// testSlave
module testSlave(input clk, input reset,
    input  S_AXI_RREADY,
    output S_AXI_RVALID,
    output[5:0] S_AXI_RID,
    output[31:0] S_AXI_RDATA,
    output[1:0] S_AXI_RRESP,
    output S_AXI_RLAST,
    output S_AXI_ARREADY,
    input  S_AXI_ARVALID,
    input [5:0] S_AXI_ARID,
    input [5:0] S_AXI_ARADDR,
    input [7:0] S_AXI_ARLEN,
    input [2:0] S_AXI_ARSIZE,
    input [1:0] S_AXI_ARBURST,
    output S_AXI_WREADY,
    input  S_AXI_WVALID,
    input [31:0] S_AXI_WDATA,
    input [3:0] S_AXI_WSTRB,
    input  S_AXI_WLAST,
    output S_AXI_AWREADY,
    input  S_AXI_AWVALID,
    input [5:0] S_AXI_AWID,
    input [5:0] S_AXI_AWADDR,
    input [7:0] S_AXI_AWLEN,
    input [2:0] S_AXI_AWSIZE,
    input [1:0] S_AXI_AWBURST,
    input  S_AXI_BREADY,
    output S_AXI_BVALID,
    output[5:0] S_AXI_BID,
    output[1:0] S_AXI_BRESP
);
For scale: about 600 flip-flops.
Settings: LEC_CHECK=0, CAP_MARGIN=20, CORE_MARGIN=2, CORE_UTILIZATION=70, CTS_CLUSTER_SIZE=41, PLACE_DENSITY=0.63, SETUP_SLACK_MARGIN=0.4, SLEW_MARGIN=20; clock period 1.82 ns.
run.sh (not shown) runs the stock make flow with config.mk's settings and CLKGATE_MAP_FILE=.
The first run completed and failed the layout checks on negative setup slack.
Change:
--- a/flow/config.mk
+++ b/flow/config.mk
@@ -10,4 +10,2 @@
-export CORE_UTILIZATION = 70
-export CTS_CLUSTER_SIZE = 41
-export PLACE_DENSITY = 0.63
-export SETUP_SLACK_MARGIN = 0.4
+export CORE_UTILIZATION = 58
+export SETUP_SLACK_MARGIN = 0.6
==> flow/constraint.sdc (replaced) <==
create_clock -name core_clock -period 3.32 [get_ports {clk}]
set_input_delay 0.6640 -clock core_clock [delete_from_list [all_inputs] [get_ports {clk}]]
set_output_delay 0.6640 -clock core_clock [all_outputs]
set_load 0.01 [all_outputs]
- With this change the flow ran to the end with no violations
- worst setup slack improves by 1400 ps
- cell count went down by 4.0%
- worst hold slack improves by 300 ps
- total power went down by 47%
- via count went down by 12%
- clock skew went up by 13 ps
- count of clock-buffer cells in the layout went down by 1
- core utilization went down by 22 points
- maximum frequency went down by 5.2%
- area after synthesis is unchanged
Change:
--- a/flow/config.mk
+++ b/flow/config.mk
@@ -10,2 +10,2 @@
-export CORE_UTILIZATION = 58
-export SETUP_SLACK_MARGIN = 0.6
+export CORE_UTILIZATION = 50
+export SETUP_SLACK_MARGIN = -0.2
==> flow/constraint.sdc (replaced) <==
create_clock -name core_clock -period 1.98 [get_ports {clk}]
set_input_delay 0.3960 -clock core_clock [delete_from_list [all_inputs] [get_ports {clk}]]
set_output_delay 0.3960 -clock core_clock [all_outputs]
set_load 0.01 [all_outputs]
With this change the flow reached the layout checks and failed them: negative setup slack.
Power goes up by well over a third.
Clock skew shrinks by 17 ps.
Utilization went down by 3.3 points.
Non-clock buffer count is higher by 209.
Wire length is higher by roughly a tenth.
Die size rose by about a fifth.
Synthesized cell count is unchanged.
Area after synthesis is unchanged.
Sequential power grows by well over a third.
Global-route usage fell by 1.4 points.
Change:
--- a/flow/config.mk
+++ b/flow/config.mk
@@ -10,2 +10,2 @@
-export CORE_UTILIZATION = 50
-export SETUP_SLACK_MARGIN = -0.2
+export CORE_UTILIZATION = 40
+export PLACE_DENSITY = 0.6
==> flow/constraint.sdc (replaced) <==
create_clock -name core_clock -period 3.6 [get_ports {clk}]
set_input_delay 0.7200 -clock core_clock [delete_from_list [all_inputs] [get_ports {clk}]]
set_output_delay 0.7200 -clock core_clock [all_outputs]
set_load 0.01 [all_outputs]
After rerunning:
- With this change the flow finished clean
- critical path depth came out lower by 2
- worst setup slack gets better by 1000 ps
- cell count came out lower slightly
- worst hold slack gets better by 270 ps
- non-clock buffer count came out lower by 211
Change:
--- a/flow/config.mk
+++ b/flow/config.mk
@@ -10 +10 @@
-export CORE_UTILIZATION = 40
+export CORE_UTILIZATION = 65
==> flow/constraint.sdc (replaced) <==
create_clock -name core_clock -period 1.67 [get_ports {clk}]
set_input_delay 0.3340 -clock core_clock [delete_from_list [all_inputs] [get_ports {clk}]]
set_output_delay 0.3340 -clock core_clock [all_outputs]
set_load 0.01 [all_outputs]
After rerunning:
- With this change the flow reached the layout checks and failed them: negative setup slack
- worst setup slack degrades by 1300 ps
- clock power is higher by 120%
- power came out higher by 130%
- clock skew barely changes
- utilization climbs by 37 points
- flip-flop count stays the same

---

Starting RTL as in the previous note.
Settings: LEC_CHECK=0, CAP_MARGIN=40, CORE_ASPECT_RATIO=1.58, CORE_MARGIN=2, CORE_UTILIZATION=72, CTS_CLUSTER_DIAMETER=58, CTS_CLUSTER_SIZE=41, PLACE_DENSITY=0.65, SETUP_SLACK_MARGIN=-0.2, SLEW_MARGIN=20; clock period 2.1 ns.
The starting point ran to the end with violations: negative setup slack.
==> next run, changes <==
CAP_MARGIN = 20   (was 40)
CORE_ASPECT_RATIO = unset   (was 1.58)
CTS_CLUSTER_DIAMETER = unset   (was 58)
CTS_CLUSTER_SIZE = 42   (was 41)
SETUP_SLACK_MARGIN = 0.66   (was -0.2)
clock period = 2.27 ns   (was 2.1 ns; I/O delays follow)
Effect:
- The new run completed, yet does not pass: negative setup slack
- die area is about the same
- design area is higher by roughly a tenth
- worst hold slack improves by 6.1 ps
==> next run, changes <==
CTS_CLUSTER_DIAMETER = 394   (was unset)
CTS_CLUSTER_SIZE = unset   (was 42)
PLACE_DENSITY = 0.6   (was 0.65)
SETUP_SLACK_MARGIN = unset   (was 0.66)
clock period = 2.05 ns   (was 2.27 ns; I/O delays follow)
=>
- The new run ran to the end with violations: negative setup slack
- routed wire length falls by 4.4%
- combinational power is about the same
- area after synthesis is unchanged
- power rises by 8.2%
- cell area falls by 0.95%
- synthesized cell count stays the same
- sequential power rises by about 10%
- clock power rises by about 10%
- setup slack got worse by 97 ps
- via count falls by 2.7%
- die size does not change
==> next run, changes <==
CORE_UTILIZATION = 58   (was 72)
CTS_CLUSTER_DIAMETER = unset   (was 394)
PLACE_DENSITY = unset   (was 0.6)
SETUP_SLACK_MARGIN = 0.6   (was unset)
clock period = 4.2 ns   (was 2.05 ns; I/O delays follow)
What happened: Now the flow completed without violations; routed wire length shrinks by 39%; sequential share of layout area came out higher by 8.3 points; worst hold slack gets better by 230 ps; clock power came out lower by 53%; global-route usage decreases by 17 points; design area goes down by 14%; die size climbs by 24%; utilization shrinks by 29 points.
No activity file was given, so power comes from the tool's default toggle rates.
